Setup of v45:
Design snack, start of the top module:
module snack(
    input ps2_data,
    input ps2_clk,
    input clk,
    input [1:0] speed_mode,
    input rst_n,
    input key,
    output hsync,
    output vsync,
    output beep,
    output [3:0] vga_r,
    output [3:0] vga_g,
    output [3:0] vga_b
    );
    wire key_r,key_l,key_u,key_d;
    PS2 ps2(.clk(clk),.rst(!rst_n),.ps2_clk(ps2_clk),.ps2_data(ps2_data),.up(key_u),.left(key_l),.right(key_r),.down(key_d));
    wire [9:0] col;
    wire [8:0] row;
    wire [9:0] box_x;
    wire [8:0] box_y;
    wire drive;
    wire snake_r;
    wire snake_head;
    snack_control u1_snack_control(
        .clk(clk),
        .rst_n(rst_n),
        .key_r(key_r),
        .key_l(key_l),
        .key_u(key_u),
        .key_d(key_d),
        .box_x(box_x),
        .box_y(box_y),
        .x_pos(col),
        .y_pos(row),
        .speed_mode(speed_mode),
        .drive(drive),
        .snack_r(snake_r),
        .snake_head(snake_head)
                  );
  ...
make LEC_CHECK=0 CAP_MARGIN=5 CORE_MARGIN=2 CORE_UTILIZATION=72 CTS_CLUSTER_DIAMETER=25 CTS_CLUSTER_SIZE=56 HOLD_SLACK_MARGIN=0.23 PLACE_DENSITY_LB_ADDON=0.0 SETUP_SLACK_MARGIN=1.7 SLEW_MARGIN=20 finish   # period 5.79 ns
run.sh (not shown) runs the stock make flow with config.mk's settings and CLKGATE_MAP_FILE=.
The inputs of v29 differ from those of v45 as listed below.
- removing PLACE_DENSITY_LB_ADDON (formerly 0.0)
- changing SETUP_SLACK_MARGIN from 1.7 to 1.69
- removing HOLD_SLACK_MARGIN (formerly 0.23)
- changing CTS_CLUSTER_SIZE from 56 to 10
- removing CTS_CLUSTER_DIAMETER (formerly 25)
- changing CAP_MARGIN from 5 to 20
- changing the clock period (ns, I/O delays scaled along) from 5.79 to 5.7
## What came out
Compared v29 vs v45, and final area is down in v29.
Cmp v45 and v29 / met3 routing resource usage after global routing / higher: v45
| flip-flop and latch power | v45 vs v29 | ≈ equal |
Diff v45 -> v29: post-detailed-routing wire length lost 1.8%, final layout net count lower, proportion of power drawn by combinational gates rose 7.9 points.
v29 ended up with sky130_fd_sc_hd__a2111oi_2 as its cell with the largest stage delay on the worst path; v45 ended up with sky130_fd_sc_hd__or4_1.
In the metrics for v45 and v29, the one carrying the higher post-layout period usage of the worst path is v45.
Going from v45 to v29, via count decreased by about 2% relative to the old numbers; power decreased by about 30% relative to the old numbers; combinational power increased by 8.7% relative to the old numbers; area growth from synthesis to layout decreased by 5.8 points relative to the old numbers.
Inputs modified between v29 and v28:
- PLACE_DENSITY_LB_ADDON: unset -> 0.09
- CTS_CLUSTER_DIAMETER: unset -> 378
==> results <==
v28 packs its core looser than v29. Number of antenna violations at the first check in global routing in v28 is 1 above v29. Remaining max-slew budget at the tightest pin, v29 and v28: smaller value in v28. On clock power: between v29 and v28, it ends up higher for v29. Post-layout period usage of the worst path was lower in the run labelled v28. Looking at non-clock buffer total of the final layout across v29 and v28, the one that comes out lower is v28. v28 vs v29: sequential power up. Comparing v29 and v28, the higher design area is on v29. Comparing the two runs side by side, v28 comes out ahead of v29 on wire length after detailed routing. The worst-skew pair later-pin latency of v28 and that of v29 are within noise of each other. Row routability congestion estimate: v28 lower / v29 higher.
### v28 -> v5
- PLACE_DENSITY_LB_ADDON: 0.09 -> 0.19
- ABC_AREA: unset -> 1
- HOLD_SLACK_MARGIN: unset -> 0.29
- SETUP_SLACK_MARGIN: 1.69 -> 1.68
- CTS_CLUSTER_SIZE: 10 -> 18
- CTS_CLUSTER_DIAMETER: 378 -> unset
==> results <==
v5: full flow OK, the timing, design-rule and antenna checks passed. v5 ended up with a higher tap cell instance count than v28 did. Side by side, insertion delay at the late pin of the worst-skew pair turned out lower in v5 than in v28. Summary of v5 over v28: final non-filler cell area went up by 3.9%; area occupied by multi-input gates has decreased; fraction of synthesized area in multiplexers went down. Routed wire length per instance: v5 lower than v28. Leakage power: v5 > v28. Internal power, v28 and v5: smaller value in v28. v5 — portion of the clock cycle consumed by the worst path in the final layout 4.9 points lower, v28 as reference.

* * *

Setup of run 1:
Starting RTL as in the previous note.
export LEC_CHECK = 0
export ABC_AREA = 1
export CAP_MARGIN = 20
export CORE_MARGIN = 2
export CORE_UTILIZATION = 65
export CTS_CLUSTER_SIZE = 80
export GPL_ROUTABILITY_DRIVEN = 0
export MAX_ROUTING_LAYER = met4
export MIN_ROUTING_LAYER = met1
export SETUP_SLACK_MARGIN = 5.0
export SLEW_MARGIN = 20
export TNS_END_PERCENT = 95
create_clock -name core_clock -period 40.0 [get_ports {clk}]
For run 2, these inputs were changed with respect to run 1:
- a change of CORE_UTILIZATION from 65 to 58
- a deleted TNS_END_PERCENT that had been 95
- a deleted MAX_ROUTING_LAYER that had been met4
- a deleted ABC_AREA that had been 1
- a deleted MIN_ROUTING_LAYER that had been met1
- a deleted SETUP_SLACK_MARGIN that had been 5.0
- a deleted CTS_CLUSTER_SIZE that had been 80
- a deleted GPL_ROUTABILITY_DRIVEN that had been 0
- a change of the clock period (ns, I/O delays scaled along) from 40.0 to 16.4
[summary]
Run 2 against run 1: tally of non-filler cells in the final layout shows a reduction of 12%, biggest fanout along the worst timing path shows a reduction of 62, total detailed-routing wirelength shows an increase of 0.51%, post-route core utilization shows a reduction of 7.2 points, net switching power shows an increase of 120%.
The lower simple-gate portion of the synthesized area came out of run 2.
On via count, run 2 does better than run 1.
When the final numbers for run 2 and run 1 were put side by side, the hold slack turned out to be greater in run 2.
Against run 1, run 2 comes in 642 lower on number of inverters outside the clock class in the layout.
diff inputs: run 2 => run 3
- an added GPL_TIMING_DRIVEN of 0
- a change of CORE_UTILIZATION from 58 to 40
- an added SETUP_SLACK_MARGIN of 2.43
- a change of the clock period (ns, I/O delays scaled along) from 16.4 to 40.0
==> comparison <==
Re chip area estimate from yosys synthesis: no difference whatsoever between run 2 and run 3. Delta (run 3 minus run 2): logic share of the area saw a decrease; cell area rose by 3000 sq um; worst endpoint required time higher. In run 3, the internal power contribution came out about 60% below the value in run 2. From run 2 to run 3 the numbers moved as follows: quantity of hold-fixing buffers added after cts level, overall track demand over capacity in global routing moved down, combinational share of power moved up, count of clock-buffer cells in the layout moved up. For the final worst-path setup slack, run 3 came in 18.59 ns higher than run 2 did. Run 3 vs run 2 — number of tapcells climbed by more than a quarter.
> inputs changed (run 3 -> run 4)
- a change of SETUP_SLACK_MARGIN from 2.43 to 5.0
- a change of CORE_UTILIZATION from 40 to 65
- a deleted GPL_TIMING_DRIVEN that had been 0
- an added MIN_ROUTING_LAYER of met1
- an added MAX_ROUTING_LAYER of met4
## What came out
- The routed length per placed instance of run 4 is lower than that of run 3.
- NOTE: met2 routing resource usage after global routing in run 4 exceeds that of run 3
- As of run 4, final area had fallen by a few percent compared to run 3.
- The final critical-path share of the clock period in run 4 sits 0.24 points below the value recorded for run 3.
- Compared with run 3, run 4 shows final standard cell count with taps included and fillers excluded that has gone down by more than 10%.
- Going from run 3 to run 4, clock buffer and inverter area fraction after layout grows by 0.39 points.
- Run 3 consumes more power than run 4.
- As of run 4, clock-buffer cell count had fallen by a little under 10% compared to run 3.
- Sequential share of layout area ended up 1.2 points higher on run 4 than on run 3.
- Run comparison: run 3 critical path endpoint vga_r[3]; run 4 critical path endpoint vga_r[0]
- Run 4: number of cells on the worst reg-to-reg path lower than run 3
- Run 4 reached the end of the flow, and the finished layout is clean on the timing, design-rule and antenna checks.
- Of run 4 and run 3, run 3 shows the higher worst slew margin relative to its limit, with run 4 below it.

* * *

Setup of north:
Starting RTL as in the previous note.
export LEC_CHECK = 0
export ABC_AREA = 1
export CAP_MARGIN = 30
export CELL_PAD_IN_SITES_DETAIL_PLACEMENT = 0
export CELL_PAD_IN_SITES_GLOBAL_PLACEMENT = 0
export CORE_MARGIN = 2
export CORE_UTILIZATION = 72
export CTS_CLUSTER_SIZE = 17
export MIN_ROUTING_LAYER = met1
export PLACE_DENSITY_LB_ADDON = 0.02
export SLEW_MARGIN = 20
create_clock -name core_clock -period 5.7 [get_ports {clk}]
[inputs] south vs north
-- flow/config.mk --
<<< north, line 7
export LEC_CHECK = 0
export ABC_AREA = 1
export CAP_MARGIN = 30
>>> south, line 7
export LEC_CHECK = 0
export CAP_MARGIN = 30
<<< north, line 13
export CORE_UTILIZATION = 72
export CTS_CLUSTER_SIZE = 17
export MIN_ROUTING_LAYER = met1
export PLACE_DENSITY_LB_ADDON = 0.02
export SLEW_MARGIN = 20
>>> south, line 12
export CORE_UTILIZATION = 72
export MIN_ROUTING_LAYER = met1
export PLACE_DENSITY = 0.69
export SETUP_SLACK_MARGIN = 1.7
export SLEW_MARGIN = 20
Results
Summary of south over north: share of cell area taken by multi-input logic gates higher; non-clock buffer count higher. south and north ended up with nearly the same sequential cell power. NOTE cell area north->south decreased by a few percent. The final layouts of south and north pass the timing, design-rule and antenna checks. Lower post-route worst setup slack among south and north: south. Detailed-placement wirelength estimate for south: about 6.4% down relative to north. Delta (south minus north): netlist area before placement decreased by about 3.5% relative to the old numbers, die area decreased by 3.4% relative to the old numbers, overall via count from detail_route decreased by 8.3% relative to the old numbers. | number of cells after detailed placement | south vs north | 1219 lower |.
--- input diff south..east ---
==> flow/config.mk <==
export PLATFORM = sky130hd
export DESIGN_NAME = snack
export DESIGN_NICKNAME = snack
export VERILOG_FILES = /design/flow/design.v
export SDC_FILE = /design/flow/constraint.sdc
export NUM_CORES = 4
export LEC_CHECK = 0
export CAP_MARGIN = 20
export CORE_MARGIN = 2
export CORE_UTILIZATION = 72
export PLACE_DENSITY_LB_ADDON = 0.0
export SETUP_SLACK_MARGIN = 1.7
export SLEW_MARGIN = 20
Results
- east and south ended up with nearly the same standby leakage power.
- As of east, total internal power had risen slightly compared to south.
- east vs south: wire length after detailed routing up
- Final cell count essentially unchanged between east and south.
- east leaves less setup margin than south.
- [compare] base=south new=east: worst hold-check slack fell 0.0039 ns, met2 layer usage reported by global route rose 0.62 points, yosys stat chip area about even, all-layer global routing usage rose 0.41 points, total via count in the routed design rose 0.95%.
Edits applied to the flow inputs when going from east to west:
-- flow/config.mk --
<<< east, line 7
export LEC_CHECK = 0
export CAP_MARGIN = 20
>>> west, line 7
export LEC_CHECK = 0
export ABC_AREA = 1
export CAP_MARGIN = 20
<<< east, line 10
export CORE_UTILIZATION = 72
export PLACE_DENSITY_LB_ADDON = 0.0
export SETUP_SLACK_MARGIN = 1.7
export SLEW_MARGIN = 20
>>> west, line 11
export CORE_UTILIZATION = 72
export CTS_CLUSTER_DIAMETER = 312
export CTS_CLUSTER_SIZE = 15
export HOLD_SLACK_MARGIN = 0.29
export PLACE_DENSITY_LB_ADDON = 0.03
export SETUP_SLACK_MARGIN = -0.34
export SLEW_MARGIN = 20
Notes after the runs:
- Compared with east, west shows die outline area that has gone up by a few percent.
- west ends up with a buffer count from post-CTS setup fixing that is 1 lower than in east.
- west has number of combinational gates with multiple inputs above what east had.
- Looking at worst-case setup slack after placement across both flows, west is the stronger of the two, with east trailing.
- west supports a higher top clock frequency than east.
- Comparing post-route minimum period for west and east, the bigger number came from east.
- Number of placed cells counting well taps delta for west relative to east: 17% higher
- Going from east to west, design area grew slightly.
- Area occupied by registers of west falls short of that of east slightly.
- Diff west and east: wire length lower in east
- west gives less H-tree depth than east did.
[inputs] middle vs west
-- flow/config.mk --
<<< west, line 8
export ABC_AREA = 1
export CAP_MARGIN = 20
export CORE_MARGIN = 2
>>> middle, line 8
export ABC_AREA = 1
export CAP_MARGIN = 40
export CORE_MARGIN = 2
Notes after the runs:
Changes observed in middle relative to west: switching share of power roughly the same; worst hold slack roughly the same; total via count after detailed routing roughly the same.
Per the comparison of middle with west, via count of the first global-routing pass comparable, global-route usage ~0 delta.
Summary of middle over west: iteration count of the initial detailed-routing pass -2, count of placed standard cells including taps level, wire length of the first global-routing pass held, fraction of the cycle the final worst path needs went up by 0.81 points, routed wire length went up about 0.4%.

* * *

## willow
Starting RTL as in the previous note.
export LEC_CHECK = 0
export ABC_AREA = 1
export CAP_MARGIN = 0
export CELL_PAD_IN_SITES_DETAIL_PLACEMENT = 2
export CELL_PAD_IN_SITES_GLOBAL_PLACEMENT = 0
export CORE_MARGIN = 2
export CORE_UTILIZATION = 41
export CTS_CLUSTER_SIZE = 95
export GPL_ROUTABILITY_DRIVEN = 0
export GPL_TIMING_DRIVEN = 0
export HOLD_SLACK_MARGIN = -0.04
export MAX_ROUTING_LAYER = met5
export MIN_ROUTING_LAYER = met2
export PLACE_DENSITY_LB_ADDON = 0.3
export SETUP_SLACK_MARGIN = 0.85
export SLEW_MARGIN = 20
export TNS_END_PERCENT = 75
create_clock -name core_clock -period 10.3 [get_ports {clk}]
What ended willow was a tool error in detailed placement (3_5_place_dp); the run never finished.
Modified inputs, ember compared to willow
Settings: a deleted GPL_TIMING_DRIVEN that had been 0; a deleted MAX_ROUTING_LAYER that had been met5; a deleted MIN_ROUTING_LAYER that had been met2; a change of CORE_UTILIZATION from 41 to 68; a deleted TNS_END_PERCENT that had been 75; a change of CAP_MARGIN from 0 to 20; a deleted PLACE_DENSITY_LB_ADDON that had been 0.3; a deleted CELL_PAD_IN_SITES_DETAIL_PLACEMENT that had been 2; a deleted SETUP_SLACK_MARGIN that had been 0.85; an added CTS_CLUSTER_DIAMETER of 232; a deleted HOLD_SLACK_MARGIN that had been -0.04; a deleted CELL_PAD_IN_SITES_GLOBAL_PLACEMENT that had been 0; a deleted GPL_ROUTABILITY_DRIVEN that had been 0; a deleted CTS_CLUSTER_SIZE that had been 95; a change of the clock period (ns, I/O delays scaled along) from 10.3 to 16.4.
Results
- Between willow and ember, the difference in synthesized cell count is negligible.
- Looking at standard-cell row count, ember sits below willow.
- ember -> willow: compound-cell area share of the yosys netlist delta 0, exact match
- Height of the die for ember is lower than for willow.
- Reported for willow and ember, I/O pin count turned out identical to the last digit.
- Die area in ember is 56000 sq um lower than in willow
- ember finished every step from synthesis to the final layout, and the layout passed the timing, design-rule and antenna checks.
- ember: total core area is 54000 sq um lower than what willow reported.
Input-level comparison between fjord and ember:
Settings: clearing ABC_AREA, which used to be 1; clearing CTS_CLUSTER_DIAMETER, which used to be 232; swapping 68 for 25 in CORE_UTILIZATION; swapping 16.4 for 61.2 in the clock period (ns, I/O delays scaled along).
==> comparison <==
- No stage failed in fjord, and the final checks on the layout all came back clean.
- Final cell area excluding filler cells of ember is on par with fjord.
- The global-route usage of fjord falls short of that of ember by 24 points.
- [compare] base=ember new=fjord: non-clock buffer count now larger; headroom to the max-slew limit lower; number of standard cells in the layout, taps in and fillers out rose by about 7%.
- [diff] area after synthesis, fjord relative to ember: improvement
- On routed length on met3: between ember and fjord, it ends up lower for fjord.
- Looking at die size, fjord sits about 160% higher than ember does.
Inputs modified between fjord and quartz:
Settings: CORE_UTILIZATION changed from 25 to 59; the clock period (ns, I/O delays scaled along) changed from 61.2 to 10.4.
## What came out
fjord ended with every stage complete and zero timing, DRC or antenna violations.
quartz: done, clean on timing, DRC and antenna
| horizontal extent of the die | quartz vs fjord | 35% lower |
Delta (quartz minus fjord): global routing usage on met2 moved up, setup fix buffers added after clock tree synthesis has remained practically unchanged.
quartz vs fjord, worst setup path endpoint: draw.pixel[6] vs u1_snack_control.snack_x[0][0]
Between quartz and fjord, the overall global routing resource usage is higher for quartz.
On final wirelength, fjord loses to quartz.
quartz: initial antenna violation count is 3 lower than what fjord reported.
Cell depth of the worst setup path: quartz and fjord compared, lower one is fjord
quartz ended up with fewer standard cells than fjord.
Of quartz and fjord, quartz shows the lower pre-CTS setup slack, with fjord above it.
In quartz the post-detailed-placement half-perimeter wirelength turned out about 2% lower than in fjord.
Edits applied to the flow inputs when going from quartz to zinc:
Settings: putting SETUP_SLACK_MARGIN at 1.49 where nothing was set; swapping 59 for 72 in CORE_UTILIZATION; swapping 10.4 for 5.7 in the clock period (ns, I/O delays scaled along).
Findings:
- Across both runs, clock skew was higher for zinc than for quartz.
- Changes observed in zinc relative to quartz: clock network power climbed about 80%, met3 layer usage reported by global route climbed 3.0 points, area of all sequential standard cells barely changed, total power climbed 84%, design area barely changed.
- zinc reports its timing startpoint of the critical path as vga0.row[5] while quartz reports vga0.row[7].
diff inputs: zinc => indigo
Settings: CAP_MARGIN now 5, was 20; CTS_CLUSTER_DIAMETER now 352, previously not set; SETUP_SLACK_MARGIN now -0.4, was 1.49; HOLD_SLACK_MARGIN now 0.26, previously not set; CTS_CLUSTER_SIZE now 14, previously not set; ABC_AREA now 1, previously not set; PLACE_DENSITY_LB_ADDON now 0.02, previously not set.
Results
- indigo ends up with a wire length of the first global-routing pass that is about 3% higher than in zinc.
- Comparing indigo and zinc, the higher combinational share of power is on indigo.
- A endpoint of the worst setup timing path of draw.pixel[6] is what zinc shows, while draw.pixel[3] belongs to indigo.
- The run showing the greater worst setup margin is indigo.
- In the metrics for indigo and zinc, the one carrying the higher critical path depth is indigo.
- Arrival time at the worst endpoint: lower on indigo
- Required time reported for the critical path endpoint sits higher in indigo than in zinc.
- Compared with zinc, indigo shows a lower largest fanout of any net on the critical path.
- Final area grows slightly when moving from zinc to indigo.
- Compared with zinc, indigo shows a register area share after synthesis that is 0.90 points lower.
No activity file was given, so power comes from the tool's default toggle rates.
